## build 82
## ADDER_TREE
 module ADDER_TREE#(parameter DATA_IN_WIDTH = 8,DATA_OUT_WIDTH = 16)
							(clk,rst_n,ena,data_in1,data_in2,data_out,done,	pipe
							);
Settings: LEC_CHECK=0, ABC_AREA=1, CAP_MARGIN=20, CORE_MARGIN=2, CORE_UTILIZATION=72, CTS_CLUSTER_DIAMETER=345, CTS_CLUSTER_SIZE=14, PLACE_DENSITY_LB_ADDON=0.03, SETUP_SLACK_MARGIN=-0.16, SLEW_MARGIN=20; clock period 1.69 ns.
run.sh (not shown) runs the stock make flow with config.mk's settings and CLKGATE_MAP_FILE=.
STATUS run=build 82 STAGES=ALL_DONE FINAL_CHECKS=FAILED CAUSE=negative setup slack
[inputs] trial 7 vs build 82
Settings: swapping -0.16 for 0.3 in SETUP_SLACK_MARGIN; swapping 345 for 91 in CTS_CLUSTER_DIAMETER; swapping 0.03 for 0.06 in PLACE_DENSITY_LB_ADDON; swapping 1.69 for 1.8 in the clock period (ns, I/O delays scaled along).
Notes after the runs:
- Trial 7 | stages: all done | timing, DRC, antenna: all pass
- Summary of trial 7 over build 82: power per cell area went down 35 nW/µm²; length of routed met3 wiring up 1.4 mm; standby leakage power picked up an extra about 3.3%.
- A capturing instance or port of the critical path of Adder_reg1_1[9]$_DFFE_PN0P_ is what trial 7 shows, while pipe[2] belongs to build 82.
- According to the power report, total power for trial 7 is higher than for build 82.
- As far as synthesized cell count goes, trial 7 and build 82 are indistinguishable; the numbers are identical.
- Total placed cells including tap cells, trial 7 and build 82: lower on trial 7
- Of trial 7 and build 82, it is trial 7 that has the higher arrival time reported for the critical path endpoint.
- The overall track demand over capacity in global routing reported for trial 7 is greater than that of build 82 by 2.3 points.
- As of trial 7, post-DP HPWL had fallen slightly compared to build 82.
- In the reports for trial 7 and build 82, the larger routed wire length belongs to trial 7.
- As of trial 7, flip-flop and latch power had fallen by a few percent compared to build 82.

* * *

The RTL this note starts from:
==> flow/design.v <==
 module ADDER_TREE#(parameter DATA_IN_WIDTH = 8,DATA_OUT_WIDTH = 16)
							(clk,rst_n,ena,data_in1,data_in2,data_out,done,	pipe
							);
 input clk,rst_n,ena;
 input [DATA_IN_WIDTH - 1:0] data_in1,data_in2;
 output [DATA_OUT_WIDTH:0] data_out;
 output done;
 reg signed done;
 reg signed [DATA_OUT_WIDTH:0] data_out;
output [6:0] pipe;
reg signed [6:0] pipe;
wire data_in2_b0,data_in2_b1,data_in2_b2,data_in2_b3,data_in2_b4,data_in2_b5,data_in2_b6,data_in2_b7;
wire [DATA_IN_WIDTH - 1:0] M_wire0,M_wire1,M_wire2,M_wire3,M_wire4,M_wire5,M_wire6,M_wire7;
reg signed  [DATA_IN_WIDTH - 1:0] M_reg0,M_reg1,M_reg2,M_reg3,M_reg4,M_reg5,M_reg6,M_reg7;
reg signed  [DATA_IN_WIDTH:0] M_reg_ls1_0,M_reg_ls1_1,M_reg_ls1_2,M_reg_ls1_3,M_reg_ls1_4,M_reg_ls1_5,M_reg_ls1_6,M_reg_ls1_7;
reg signed  [DATA_IN_WIDTH + 1:0] Adder_reg1_0,Adder_reg1_1,Adder_reg1_2,Adder_reg1_3;
reg signed  [DATA_IN_WIDTH + 3:0] Adder_reg1_ls2_0,Adder_reg1_ls2_1,Adder_reg1_ls2_2,Adder_reg1_ls2_3,Adder_reg2_0,Adder_reg2_1;
reg signed  [DATA_IN_WIDTH + DATA_IN_WIDTH - 1:0] Adder_reg2_ls4_0,Adder_reg2_ls4_1;
reg signed  [DATA_IN_WIDTH + DATA_IN_WIDTH - 1:0] Adder_reg3_1;
assign data_in2_b0 = data_in2[0];
assign data_in2_b1 = data_in2[1];
assign data_in2_b2 = data_in2[2];
assign data_in2_b3 = data_in2[3];
assign data_in2_b4 = data_in2[4];
assign data_in2_b5 = data_in2[5];
assign data_in2_b6 = data_in2[6];
assign data_in2_b7 = data_in2[7];
assign M_wire0 = data_in2_b0 ? data_in1 : 0;
assign M_wire1 = data_in2_b1 ? data_in1 : 0;
assign M_wire2 = data_in2_b2 ? data_in1 : 0;
assign M_wire3 = data_in2_b3 ? data_in1 : 0;
assign M_wire4 = data_in2_b4 ? data_in1 : 0;
assign M_wire5 = data_in2_b5 ? data_in1 : 0;
assign M_wire6 = data_in2_b6 ? data_in1 : 0;
assign M_wire7 = data_in2_b7 ? data_in1 : 0;
always @(posedge clk or negedge rst_n)
  begin
    if(!rst_n)
	   begin
		   M_reg0 <= 0;
			M_reg1 <= 0;
			M_reg2 <= 0;
			M_reg3 <= 0;
			M_reg4 <= 0;
			M_reg5 <= 0;
			M_reg6 <= 0;
			M_reg7 <= 0;
			pipe[0] <= 0;
		end
	 else
	   begin
		  if(ena)
		    begin
			   M_reg0 <= M_wire0;
				M_reg1 <= M_wire1;
				M_reg2 <= M_wire2;
				M_reg3 <= M_wire3;
				M_reg4 <= M_wire4;
				M_reg5 <= M_wire5;
				M_reg6 <= M_wire6;
				M_reg7 <= M_wire7;
				pipe[0] <= 1;
			 end
		end
  end
always @(posedge clk or negedge rst_n)
  begin
    if(!rst_n)
	   begin
		   M_reg_ls1_0 <= 0;
			M_reg_ls1_1 <= 0;
			M_reg_ls1_2 <= 0;
			M_reg_ls1_3 <= 0;
			M_reg_ls1_4 <= 0;
			M_reg_ls1_5 <= 0;
			M_reg_ls1_6 <= 0;
			M_reg_ls1_7 <= 0;
			pipe[1] <= 0;
		end
	 else
	   begin
		  if(pipe[0])
		    begin
			   M_reg_ls1_0 <= M_reg0;
				M_reg_ls1_1 <= {M_reg1[7:0],1'b0};
				M_reg_ls1_2 <= M_reg2;
				M_reg_ls1_3 <= {M_reg3[7:0],1'b0};
				M_reg_ls1_4 <= M_reg4;
				M_reg_ls1_5 <= {M_reg5[7:0],1'b0};
				M_reg_ls1_6 <= M_reg6;
				M_reg_ls1_7 <= {M_reg7[7:0],1'b0};
				pipe[1] <= 1;
			 end
		end
  end
always @(posedge clk or negedge rst_n)
  begin
    if(!rst_n)
	   begin
		   Adder_reg1_0 <= 0;
			Adder_reg1_1 <= 0;
			Adder_reg1_2 <= 0;
			Adder_reg1_3 <= 0;
			pipe[2] <= 0;
		end
	 else
	   begin
		  if(pipe[1])
		    begin
			   Adder_reg1_0 <= M_reg_ls1_0 + M_reg_ls1_1;
				Adder_reg1_1 <= M_reg_ls1_2 + M_reg_ls1_3;
				Adder_reg1_2 <= M_reg_ls1_4 + M_reg_ls1_5;
				Adder_reg1_3 <= M_reg_ls1_6 + M_reg_ls1_7;
				pipe[2] <= 1;
			 end
		end
  end
always @(posedge clk or negedge rst_n)
  begin
    if(!rst_n)
	   begin
		   Adder_reg1_ls2_0 <= 0;
			Adder_reg1_ls2_1 <= 0;
			Adder_reg1_ls2_2 <= 0;
			Adder_reg1_ls2_3 <= 0;
			pipe[3] <= 0;
		end
	 else
	   begin
		  if(pipe[2])
		    begin
			   Adder_reg1_ls2_0 <= Adder_reg1_0;
				Adder_reg1_ls2_1 <= {Adder_reg1_1[9:0],2'b0};
				Adder_reg1_ls2_2 <= Adder_reg1_2;
				Adder_reg1_ls2_3 <= {Adder_reg1_3[9:0],2'b0};
				pipe[3] <= 1;
			 end
		end
  end
 always @(posedge clk or negedge rst_n)
  begin
    if(!rst_n)
	   begin
		   Adder_reg2_0 <= 0;
			Adder_reg2_1 <= 0;
			pipe[4] <= 0;
		end
	 else
	   begin
		  if(pipe[3])
		    begin
			   Adder_reg2_0 <= Adder_reg1_ls2_0 + Adder_reg1_ls2_1;
				Adder_reg2_1 <= Adder_reg1_ls2_2 + Adder_reg1_ls2_3;
				pipe[4] <= 1;
			 end
		end
  end
  always @(posedge clk or negedge rst_n)
  begin
    if(!rst_n)
	   begin
		   Adder_reg2_ls4_0 <= 0;
		   Adder_reg2_ls4_1 <= 0;
			pipe[5] <= 0;
		end
	 else
	   begin
		  if(pipe[4])
		    begin
				Adder_reg2_ls4_0 <= Adder_reg2_0;
				Adder_reg2_ls4_1 <= {Adder_reg2_1[11:0],4'b0};
				pipe[5] <= 1;
			 end
		end
  end
 always @(posedge clk or negedge rst_n)
  begin
    if(!rst_n)
	   begin
		   Adder_reg3_1 <= 0;
			pipe[6] <= 0;
		end
	 else
	   begin
		  if(pipe[5])
		    begin
			   Adder_reg3_1 <= Adder_reg2_ls4_0 + Adder_reg2_ls4_1;
				pipe[6] <= 1;
			 end
		end
  end
always @(posedge clk or negedge rst_n)
  begin
    if(!rst_n)
	   begin
		  data_out <= 0;
		  done <= 0; 
		end
	 else
	   begin
		  if(pipe[6])
		    begin
			  data_out <= Adder_reg3_1;
			  done <= 1'b1;
			 end
		end
  end
 endmodule 
clock: 3.04 ns
lec_check: 0
cap_margin: 20
core_margin: 2
core_utilization: 32
slew_margin: 20
The starting point ran to the end with no violations.
==> next run, changes <==
--- a/flow/config.mk
+++ b/flow/config.mk
@@ -7,0 +8 @@
+export ABC_AREA = 1
@@ -10 +11,2 @@
-export CORE_UTILIZATION = 32
+export CORE_UTILIZATION = 72
+export CTS_CLUSTER_DIAMETER = 395
==> flow/constraint.sdc (replaced) <==
create_clock -name core_clock -period 1.7 [get_ports {clk}]
set_input_delay 0.3400 -clock core_clock [delete_from_list [all_inputs] [get_ports {clk}]]
set_output_delay 0.3400 -clock core_clock [all_outputs]
set_load 0.01 [all_outputs]
Result:
- The changed run produced a layout that fails on setup timing
- design area climbs by 2.7%
- via count rose by 38%
- worst setup slack is worse by 0.50 ns
- combinational power went up by 98%
- total power goes up by 84%
- first-iteration DRC count came out higher by 80%
- synthesized cell count went up by 45%
- global-route usage climbs by 21 points
==> next run, changes <==
--- a/flow/config.mk
+++ b/flow/config.mk
@@ -12 +12,2 @@
-export CTS_CLUSTER_DIAMETER = 395
+export CTS_CLUSTER_DIAMETER = 191
+export SETUP_SLACK_MARGIN = -0.11
@@ -13,0 +15 @@
+export TNS_END_PERCENT = 80
==> flow/constraint.sdc (replaced) <==
create_clock -name core_clock -period 1.69 [get_ports {clk}]
set_input_delay 0.3380 -clock core_clock [delete_from_list [all_inputs] [get_ports {clk}]]
set_output_delay 0.3380 -clock core_clock [all_outputs]
set_load 0.01 [all_outputs]
- The new run completed and failed the layout checks on setup timing
- core utilization shrinks by 1.0 points
- total power shrinks by 1.1%
- die area is unchanged
- synthesized area stays the same
- setup slack loses 0.089 ns
- final cell count shrinks by 0.66%
- sequential cell count does not change
- global-route usage shrinks by 0.81 points
- non-clock buffer count shrinks by 12
- maximum frequency shrinks by 4.3%
==> next run, changes <==
--- a/flow/config.mk
+++ b/flow/config.mk
@@ -8 +7,0 @@
-export ABC_AREA = 1
@@ -11,3 +10 @@
-export CORE_UTILIZATION = 72
-export CTS_CLUSTER_DIAMETER = 191
-export SETUP_SLACK_MARGIN = -0.11
+export CORE_UTILIZATION = 40
@@ -15 +11,0 @@
-export TNS_END_PERCENT = 80
==> flow/constraint.sdc (replaced) <==
create_clock -name core_clock -period 3.04 [get_ports {clk}]
set_input_delay 0.6080 -clock core_clock [delete_from_list [all_inputs] [get_ports {clk}]]
set_output_delay 0.6080 -clock core_clock [all_outputs]
set_load 0.01 [all_outputs]
Effect:
- The changed run passed the timing, DRC and antenna checks
- global-route usage drops by 17 points
- critical path depth drops by 11
- via count drops by a quarter to a third
- setup slack improves by 0.64 ns
- final area drops slightly
- count of clock-buffer cells in the layout climbs by 6
- register-to-register slack improves by 0.93 ns
- die area climbs by well over a third
- core utilization drops by 38 points
- worst hold slack degrades by 0.13 ns

* * *

Starts from the design.v that is shown in full above.
export LEC_CHECK = 0
export CAP_MARGIN = 20
export CORE_MARGIN = 2
export CORE_UTILIZATION = 71
export SLEW_MARGIN = 20
create_clock -name core_clock -period 2.79 [get_ports {clk}]
The baseline ran to the end with no violations.
==> next run, changes <==
- CORE_UTILIZATION: 71 -> 72
- SETUP_SLACK_MARGIN: default -> -0.05
- clock period: 2.79 -> 1.8 ns (I/O delays scaled with it)
After rerunning: The new run ran to the end with violations: negative setup slack; synthesized cell count stays the same; setup slack loses 0.82 ns; register-to-register slack gets worse by 0.82 ns; count of clock-buffer cells in the layout came out higher by 3; clock power went up by 58%; combinational power climbs by 100%; total power is higher by 68%; design area went up by 7.8%; via count rises by 6.5%; flip-flop count stays the same; cell count came out higher by 5.8%.
==> next run, changes <==
- CORE_UTILIZATION: 72 -> 40
- SETUP_SLACK_MARGIN: -0.05 -> default
- clock period: 1.8 -> 4.0 ns (I/O delays scaled with it)
After rerunning: With this change the flow finished clean. Cell count increases by 9.1%. Clock-buffer cell count increases by 1. Die size increases by 77%. Sequential share of layout area increases by 2.4 points. Routed wire length decreases by 14%. Via count decreases by 9.0%. First-iteration DRC count decreases by 32%.
==> next run, changes <==
- ABC_AREA: default -> 1
- CORE_UTILIZATION: 40 -> 72
- clock period: 4.0 -> 1.72 ns (I/O delays scaled with it)
After rerunning:
- Now the flow ran to the end with violations: negative setup slack
- hold slack loses 0.047 ns
- total power grows by about 140%
- wire length climbs by 27%
- final area rises by about 2.7%
- core utilization climbs by 39 points
- global-route usage came out higher by 17 points
- worst setup slack gets worse by 1.1 ns
- die area decreases by about 43%
- cell count goes up by about 20%
- synthesized cell count grows by about 45%
==> next run, changes <==
- CTS_CLUSTER_DIAMETER: default -> 91
- SETUP_SLACK_MARGIN: default -> 0.3
- clock period: 1.72 -> 1.8 ns (I/O delays scaled with it)
The new run finished but fails on negative setup slack; via count goes up by roughly a tenth; cell count goes up by a few percent; die size is unchanged; non-clock buffer count goes up by 45; worst setup slack gets better by 0.046 ns.

* * *

// ADDER_TREE: RTL as listed in full above, without the edits since
Settings: LEC_CHECK=0, ABC_AREA=1, CAP_MARGIN=20, CORE_MARGIN=2, CORE_UTILIZATION=72, CTS_CLUSTER_DIAMETER=364, CTS_CLUSTER_SIZE=14, HOLD_SLACK_MARGIN=0.3, PLACE_DENSITY_LB_ADDON=0.06, SETUP_SLACK_MARGIN=0.3, SLEW_MARGIN=20; clock period 1.7 ns.
The baseline finished but failed the layout checks on negative setup slack.
==> next run, changes <==
CTS_CLUSTER_DIAMETER = 361   (was 364)
HOLD_SLACK_MARGIN = not set   (was 0.3)
PLACE_DENSITY_LB_ADDON = 0.07   (was 0.06)
SETUP_SLACK_MARGIN = 0.05   (was 0.3)
TNS_END_PERCENT = 80   (was not set)
clock period = 1.69 ns   (was 1.7 ns; I/O delays follow)
The new run completed and failed the layout checks on negative setup slack.
Sequential power decreases by about 2%.
Hold slack gets worse by 0.12 ns.
Worst setup slack gets better by 0.18 ns.
Sequential share of layout area increases by 3.9 points.
Die area does not change.
Global-route usage decreases by 5.4 points.
Combinational power decreases by about 35%.
Clock skew hardly moves.
==> next run, changes <==
ABC_AREA = not set   (was 1)
CORE_UTILIZATION = 70   (was 72)
CTS_CLUSTER_DIAMETER = not set   (was 361)
CTS_CLUSTER_SIZE = 36   (was 14)
PLACE_DENSITY_LB_ADDON = not set   (was 0.07)
SETUP_SLACK_MARGIN = 0.72   (was 0.05)
TNS_END_PERCENT = not set   (was 80)
clock period = 2.67 ns   (was 1.69 ns; I/O delays follow)
What happened: This time the run finished with timing, DRC and antenna clean; setup slack improves by 0.68 ns; area after synthesis decreases by 1.6%; synthesized cell count goes down by 31%; die size climbs by 1.2%; total power decreases by 33%; clock-buffer cell count came out higher by 19; utilization is lower by 1.6 points; cell count falls by 25%.
==> next run, changes <==
CORE_UTILIZATION = 66   (was 70)
CTS_CLUSTER_DIAMETER = 102   (was not set)
CTS_CLUSTER_SIZE = 24   (was 36)
SETUP_SLACK_MARGIN = not set   (was 0.72)
clock period = 1.95 ns   (was 2.67 ns; I/O delays follow)
=>
- This time the run ran to the end with violations: negative setup slack
- setup slack loses 0.71 ns
- register-to-register slack loses 0.71 ns
- wire length falls by 5.6%
- synthesized area is unchanged
- synthesized cell count does not change
- worst hold slack loses 0.061 ns
- clock skew rises by 0.0089 ns
- non-clock buffer count rises by 15
- via count falls by 3.7%
- maximum frequency rises by 0.66%
Power and IR drop assume default switching activity.
